## run 1
## enduro_video
module enduro_video(iRST_n,
                    iVGA_CLK,
                    show_cars,
                    car_user_x,
                    car2_x,
                    car2_y,
                    car3_x,
                    car3_y,
                    oBLANK_n,
                    oHS,
                    oVS,
                    b_data,
                    g_data,
                    r_data);
input iRST_n;
input iVGA_CLK;
input show_cars;
input [9:0] car_user_x;
input [9:0] car2_x;
input [9:0] car2_y;
input [9:0] car3_x;
input [9:0] car3_y;
output reg oBLANK_n;
output reg oHS;
output reg oVS;
output [7:0] b_data;
output [7:0] g_data;
output [7:0] r_data;
wire rst;
reg [18:0] ADDR;
wire [9:0] SCREEN_HEIGHT;
wire [10:0] SCREEN_WIDTH;
wire [5:0] CAR_WIDTH, CAR_HEIGHT;
wire [8:0] CAR_USER_Y;
wire [23:0] BGR_data_out;
assign SCREEN_HEIGHT = 10'd480;
assign SCREEN_WIDTH = 11'd640;
assign CAR_WIDTH = 6'd23;
assign CAR_HEIGHT = 6'd36;
assign CAR_USER_Y = SCREEN_HEIGHT - CAR_HEIGHT;
wire [23:0] bgr_data_raw;
wire cBLANK_n,cHS,cVS;
assign rst = ~iRST_n;
video_sync_generator LTM_ins (.vga_clk(iVGA_CLK),
                              .reset(rst),
                              .blank_n(cBLANK_n),
  ...
For scale: roughly 3700 cells after synthesis, about 53 flip-flops, about 24000 µm² of cells after synthesis.
Settings: LEC_CHECK=0, ABC_AREA=1, CAP_MARGIN=20, CELL_PAD_IN_SITES_GLOBAL_PLACEMENT=3, CORE_MARGIN=7, CORE_UTILIZATION=40, CTS_CLUSTER_DIAMETER=289, CTS_CLUSTER_SIZE=25, GPL_ROUTABILITY_DRIVEN=1, GPL_TIMING_DRIVEN=0, HOLD_SLACK_MARGIN=0.14, MAX_ROUTING_LAYER=met5, MIN_ROUTING_LAYER=met1, SETUP_SLACK_MARGIN=0.45, SLEW_MARGIN=15; clock period 5.94 ns.
run.sh (not shown) runs the stock make flow with config.mk's settings and CLKGATE_MAP_FILE=.
| run 1 | all stages done | FAIL | negative setup slack |
Edits applied to the flow inputs when going from run 1 to run 2:
- clearing HOLD_SLACK_MARGIN, which used to be 0.14
- clearing GPL_ROUTABILITY_DRIVEN, which used to be 1
- swapping 40 for 69 in CORE_UTILIZATION
- clearing SETUP_SLACK_MARGIN, which used to be 0.45
- clearing CTS_CLUSTER_DIAMETER, which used to be 289
- clearing MAX_ROUTING_LAYER, which used to be met5
- clearing ABC_AREA, which used to be 1
- swapping 15 for 20 in SLEW_MARGIN
- clearing MIN_ROUTING_LAYER, which used to be met1
- swapping 7 for 2 in CORE_MARGIN
- swapping 25 for 99 in CTS_CLUSTER_SIZE
- clearing GPL_TIMING_DRIVEN, which used to be 0
- clearing CELL_PAD_IN_SITES_GLOBAL_PLACEMENT, which used to be 3
- swapping 5.94 for 13.3 in the clock period (ns, I/O delays scaled along)
==> results <==
Run 2 | stages: all done | timing, DRC, antenna: all pass
Diff run 2 and run 1: gate count of the mapped netlist lower in run 2
NOTE: number of clock buffers in the layout in run 2 falls short of that of run 1
Global routing usage on met2 was higher in run 2 than in run 1.
What run 3 does differently from run 2 at the input level:
- CAP_MARGIN now 0, was 20
- CORE_UTILIZATION now 40, was 69
- CTS_CLUSTER_SIZE no longer set, was 99
- HOLD_SLACK_MARGIN now 0.23, previously not set
- the clock period (ns, I/O delays scaled along) now 15.0, was 13.3
Routed length on met1 (run 3 vs. run 2) increases by more than 10%
Diff run 2 -> run 3: met3 demand-to-capacity share in global routing lost 4.3 points, horizontal die dimension went up.
Run 3 vs run 2 — setup slack rose 1.61 ns.
Count of routing violations after the opening detailed-route iteration ended up 940 lower on run 3 than on run 2.
Launching instance or port of the critical path: ADDR[18]$_DFFE_PN0P_ -> run 2, car2_x[3] -> run 3
Post-synthesis to final-layout area growth was lower in the run labelled run 2.
Comparing run 3 and run 2, the lower clock power is on run 3.
Routed wire length delta (run 2 -> run 3): insignificant
The cell count in run 3 is 1.10 times that in run 2.

== exp/sierra ==
Starting RTL as in the previous note.
Settings: LEC_CHECK=0, CAP_MARGIN=20, CORE_MARGIN=2, CORE_UTILIZATION=28, CTS_CLUSTER_DIAMETER=398, CTS_CLUSTER_SIZE=98, SLEW_MARGIN=20; clock period 15.0 ns.
exp/sierra: done, clean on timing, DRC and antenna
The following lists how exp/violet was set up differently from exp/sierra:
- an added HOLD_SLACK_MARGIN of 0.23
- an added ABC_AREA of 1
- a change of CTS_CLUSTER_SIZE from 98 to 100
- a change of CTS_CLUSTER_DIAMETER from 398 to 285
- a change of CORE_UTILIZATION from 28 to 38
- an added PLACE_DENSITY of 0.83
==> results <==
exp/violet reached the final stage; the timing, DRC and antenna checks on its layout passed. Wire length of the first global-routing pass came out lower on exp/violet than on exp/sierra. Sequential share of layout area up 0.31 points in exp/violet wrt exp/sierra. | die size | exp/violet vs exp/sierra | better |. Sort exp/sierra and exp/violet by minimum clock period after layout, ascending, and exp/sierra comes first. Signal arrival time at the worst endpoint for exp/violet: 2.20 ns up relative to exp/sierra. Compared exp/violet vs exp/sierra, and routability-driven placement congestion ratio is up in exp/violet. | chip area from the yosys synthesis statistics | lower: exp/violet |. Portion of netlist area occupied by mux cells: higher on exp/sierra.
Setup changes, exp/violet to exp/umber
- clearing HOLD_SLACK_MARGIN, which used to be 0.23
- clearing PLACE_DENSITY, which used to be 0.83
- swapping 38 for 72 in CORE_UTILIZATION
- swapping 285 for 273 in CTS_CLUSTER_DIAMETER
- clearing ABC_AREA, which used to be 1
- swapping 100 for 98 in CTS_CLUSTER_SIZE
==> comparison <==
Cell area | exp/umber vs exp/violet | exp/umber larger
From exp/violet to exp/umber the numbers moved as follows: final critical-path share of the clock period now smaller; critical path depth now smaller.
Delta (exp/umber minus exp/violet): tap cell count decreased about 46%; placeable core region decreased 0.028 mm^2; sequential share of layout area essentially unchanged; part of the Yosys area used for sequential elements decreased 0.31 points; non-clock buffer count increased about 18%.
Comparing exp/violet and exp/umber, final worst slack is lower on exp/violet.
Looking at clock skew across both flows, exp/umber is the weaker of the two, with exp/violet ahead.
Modified inputs, exp/cedar compared to exp/umber
- putting HOLD_SLACK_MARGIN at 0.23 where nothing was set
- swapping 273 for 296 in CTS_CLUSTER_DIAMETER
- swapping 98 for 100 in CTS_CLUSTER_SIZE
- swapping 72 for 26 in CORE_UTILIZATION
- putting ABC_AREA at 0 where nothing was set
- putting PLACE_DENSITY at 0.83 where nothing was set
### Flow results
Logic depth of the worst setup path including buffers (exp/cedar / exp/umber): 0.79. Proportion of power drawn by the clock network for exp/cedar is lower than for exp/umber. Looking at start point of the critical path, the ADDR[18] result is from exp/umber; the car2_x[2] one comes from exp/cedar. Comparing exp/umber against exp/cedar, there is no change at all in synthesized netlist cell count. exp/cedar: largest fanout of any net on the critical path 14 below exp/umber. When exp/cedar is measured against exp/umber, its initial cell density of the core turns out 46 points lower. Compared with exp/umber, in exp/cedar detailed-route via count went down; combined global-route utilization of all metal layers went down; length of routed met3 wiring went down; number of buffer and inverter stages on the critical path went down. Diff exp/umber -> exp/cedar | routed length on met1 | increase of 6.3%. Comparing final standard cell utilization of the core for exp/cedar and exp/umber, the smaller number came from exp/cedar.

try-zinc:
enduro_video again, from the RTL that the note above started with.
==> flow/design.v (excerpt) <==
module enduro_video(iRST_n,
                    iVGA_CLK,
                    show_cars,
                    car_user_x,
                    car2_x,
                    car2_y,
                    car3_x,
                    car3_y,
                    oBLANK_n,
                    oHS,
                    oVS,
                    b_data,
                    g_data,
                    r_data);
input iRST_n;
input iVGA_CLK;
input show_cars;
input [9:0] car_user_x;
input [9:0] car2_x;
input [9:0] car2_y;
input [9:0] car3_x;
input [9:0] car3_y;
output reg oBLANK_n;
output reg oHS;
output reg oVS;
output [7:0] b_data;
output [7:0] g_data;
output [7:0] r_data;
wire rst;
reg [18:0] ADDR;
wire [9:0] SCREEN_HEIGHT;
wire [10:0] SCREEN_WIDTH;
wire [5:0] CAR_WIDTH, CAR_HEIGHT;
wire [8:0] CAR_USER_Y;
wire [23:0] BGR_data_out;
assign SCREEN_HEIGHT = 10'd480;
assign SCREEN_WIDTH = 11'd640;
assign CAR_WIDTH = 6'd23;
assign CAR_HEIGHT = 6'd36;
assign CAR_USER_Y = SCREEN_HEIGHT - CAR_HEIGHT;
wire [23:0] bgr_data_raw;
wire cBLANK_n,cHS,cVS;
assign rst = ~iRST_n;
video_sync_generator LTM_ins (.vga_clk(iVGA_CLK),
                              .reset(rst),
                              .blank_n(cBLANK_n),
                              .HS(cHS),
                              .VS(cVS));
always@(posedge iVGA_CLK, negedge iRST_n)
begin
  if (!iRST_n)
     ADDR<=19'd0;
  else if (cHS==1'b0 && cVS==1'b0)
     ADDR<=19'd0;
  else if (cBLANK_n==1'b1)
     ADDR<=ADDR+1;
end
    draw_dynamic_cars draw_cars(
			.clk(iVGA_CLK),
        .addr(ADDR),
        .bgr_data_in(bgr_data_raw),
        .bgr_data_out(BGR_data_out),
			.SHOW_CARS(show_cars),
        .CAR_WIDTH(CAR_WIDTH),
        .CAR_HEIGHT(CAR_HEIGHT),
  ...
clock: 7.29 ns
lec_check: 0
cap_margin: 5
core_margin: 2
core_utilization: 72
cts_cluster_diameter: 26
cts_cluster_size: 80
place_density: 0.35
setup_slack_margin: 1.65
slew_margin: 40
Setup changes, try-zinc to try-violet
- CTS_CLUSTER_SIZE changed from 80 to 41
- HOLD_SLACK_MARGIN newly set to -0.04
- SETUP_SLACK_MARGIN changed from 1.65 to 0.82
- SLEW_MARGIN changed from 40 to 10
- PLACE_DENSITY changed from 0.35 to 0.37
- the clock period (ns, I/O delays scaled along) changed from 7.29 to 6.32
### Flow results
Number of non-clock buffers in the layout ends up lower on try-zinc.
try-violet vs try-zinc: fraction of power consumed by the clock network down in try-violet
The run with more routed wire is try-violet, not try-zinc.
Delta(area growth from synthesis to final layout, try-violet - try-zinc) > 0
Slew at the pin with the worst max-slew slack (lower): try-zinc
In the metrics for try-violet and try-zinc, the one carrying the higher total power is try-violet.
Comparing try-violet and try-zinc, the lower part of the power in registers was measured on try-violet.
Summary of the comparison: register-to-register slack is lower in try-violet, relative to try-zinc.
In the reports for try-violet and try-zinc, the larger combinational share of power belongs to try-violet.
Nothing crashed in try-violet and all stages finished; the problem is that the final layout failed, the offending checks being setup timing.
Input-level comparison between try-pepper and try-violet:
- CTS_CLUSTER_DIAMETER removed (was 26)
- CAP_MARGIN changed from 5 to 20
- CTS_CLUSTER_SIZE removed (was 41)
- SLEW_MARGIN changed from 10 to 20
- PLACE_DENSITY removed (was 0.37)
- HOLD_SLACK_MARGIN removed (was -0.04)
- SETUP_SLACK_MARGIN removed (was 0.82)
- CORE_UTILIZATION changed from 72 to 40
- the clock period (ns, I/O delays scaled along) changed from 6.32 to 15.0
[summary]
try-pepper completed end to end with timing, DRC and antenna clean. Compared with try-violet, try-pepper shows number of buffers outside the clock class in the layout lower by about 70%. In the metrics for try-violet and try-pepper, the one carrying the lower layout-stage area growth over the synthesis result is try-pepper. The reported combinational group power of try-pepper is lower than that of try-violet. Compared to try-violet, try-pepper has global-route usage 24 points lower. Row worst-case setup margin in the final layout: try-pepper higher / try-violet lower. In try-pepper relative to try-violet, sequential power had gone down by more than half. Diff try-violet -> try-pepper: iteration-0 DRC count of the detailed router went down, routed wire length went down, number of iterations in the first detailed-routing pass went down. try-violet was larger in final cell area than try-pepper. On power: between try-violet and try-pepper, it ends up lower for try-pepper.
> inputs changed (try-pepper -> try-nickel)
- CTS_CLUSTER_DIAMETER newly set to 285
- ABC_AREA newly set to 0
- CORE_UTILIZATION changed from 40 to 65
- HOLD_SLACK_MARGIN newly set to 0.23
- CTS_CLUSTER_SIZE newly set to 100
- PLACE_DENSITY newly set to 0.38
[summary]
- try-nickel ends up with a chip width that is 21% lower than in try-pepper.
- Compared with try-pepper, try-nickel shows a lower hold slack.
- Summary of try-nickel over try-pepper: cell count now sits lower; layout buffer count excluding clock buffers saw a decrease; total routing resource utilization after global routing increased by 15 points relative to the old numbers.
- From try-pepper to try-nickel the numbers moved as follows: cell area down 470 µm²; area enclosed by the die boundary down 38%; cell area power density up 0.30 mW/mm².
- The number of design-rule violations left by the first detailed-router iteration of try-nickel exceeds that of try-pepper by about 43%.

Starting RTL as in the previous note.
make LEC_CHECK=0 CAP_MARGIN=5 CORE_MARGIN=2 CORE_UTILIZATION=72 HOLD_SLACK_MARGIN=-0.09 SETUP_SLACK_MARGIN=-0.53 SLEW_MARGIN=40 finish   # period 5.72 ns
The first run completed, yet does not pass: max-capacitance violations, max-slew violations, negative setup slack.
Then changed:
--- a/flow/config.mk
+++ b/flow/config.mk
@@ -8 +8 @@
-export CAP_MARGIN = 5
+export CAP_MARGIN = 20
@@ -10,4 +10,2 @@
-export CORE_UTILIZATION = 72
-export HOLD_SLACK_MARGIN = -0.09
-export SETUP_SLACK_MARGIN = -0.53
-export SLEW_MARGIN = 40
+export CORE_UTILIZATION = 40
+export SLEW_MARGIN = 20
==> flow/constraint.sdc (replaced) <==
create_clock -name core_clock -period 8.67 [get_ports {iVGA_CLK}]
set_input_delay 1.7340 -clock core_clock [delete_from_list [all_inputs] [get_ports {iVGA_CLK}]]
set_output_delay 1.7340 -clock core_clock [all_outputs]
set_load 0.01 [all_outputs]
The changed run completed without violations.
Global-route usage fell by 26 points.
Hold slack gets worse by 0.0059 ns.
Wire length decreases by 16%.
Setup slack improves by 3.2 ns.
Power decreases by 40%.
Design area falls by 10%.
Die area went up by 78%.
Then changed:
--- a/flow/config.mk
+++ b/flow/config.mk
@@ -11 +11,3 @@
-export SLEW_MARGIN = 20
+export CTS_CLUSTER_DIAMETER = 289
+export HOLD_SLACK_MARGIN = 0.14
+export SLEW_MARGIN = 0
==> flow/constraint.sdc (replaced) <==
create_clock -name core_clock -period 15.0 [get_ports {iVGA_CLK}]
set_input_delay 3.0000 -clock core_clock [delete_from_list [all_inputs] [get_ports {iVGA_CLK}]]
set_output_delay 3.0000 -clock core_clock [all_outputs]
set_load 0.01 [all_outputs]
Area after synthesis does not change.
Routed wire length stays flat.
Worst hold slack is about the same.
Count of clock-buffer cells in the layout does not change.
Utilization fell by 0.19 points.
Then changed:
--- a/flow/config.mk
+++ b/flow/config.mk
@@ -11,0 +12 @@
+export GPL_TIMING_DRIVEN = 0
@@ -12,0 +14,2 @@
+export MAX_ROUTING_LAYER = met4
+export MIN_ROUTING_LAYER = met2
Power is higher by a few percent.
Die area stays the same.
First-iteration DRC count went up to 4.5 times its value.
Utilization went up by 1.1 points.
Setup slack got worse by 2.3 ns.
Wire length increases by about a fifth.
Sequential share of layout area shrinks by 0.13 points.
Then changed:
==> flow/config.mk (replaced) <==
export PLATFORM = sky130hd
export DESIGN_NAME = enduro_video
export DESIGN_NICKNAME = enduro_video
export VERILOG_FILES = /design/flow/design.v
export SDC_FILE = /design/flow/constraint.sdc
export NUM_CORES = 4
export LEC_CHECK = 0
export CAP_MARGIN = 20
export CORE_MARGIN = 2
export CORE_UTILIZATION = 38
export CTS_CLUSTER_DIAMETER = 380
export CTS_CLUSTER_SIZE = 100
export HOLD_SLACK_MARGIN = 0.23
export SLEW_MARGIN = 20
Effect: The changed run ran to the end with no violations; register-to-register slack improved by 1.5 ns; utilization drops by 3.4 points; first-iteration DRC count drops by 72%.
Then changed:
--- a/flow/config.mk
+++ b/flow/config.mk
@@ -10,2 +10,2 @@
-export CORE_UTILIZATION = 38
-export CTS_CLUSTER_DIAMETER = 380
+export CORE_UTILIZATION = 40
+export CTS_CLUSTER_DIAMETER = 399
@@ -13 +12,0 @@
-export HOLD_SLACK_MARGIN = 0.23
@@ -14,0 +14 @@
+export TNS_END_PERCENT = 15
The changed run passed the timing, DRC and antenna checks.
Die area shrinks by 4.9%.
Clock power went down by about 10%.
Via count climbs by 0.56%.
Sequential power barely changes.
Worst hold slack barely changes.
Combinational power barely changes.
Setup slack improves by 0.071 ns.
Count of clock-buffer cells in the layout fell by 1.
Final area hardly moves.
No activity file was given, so power comes from the tool's default toggle rates.
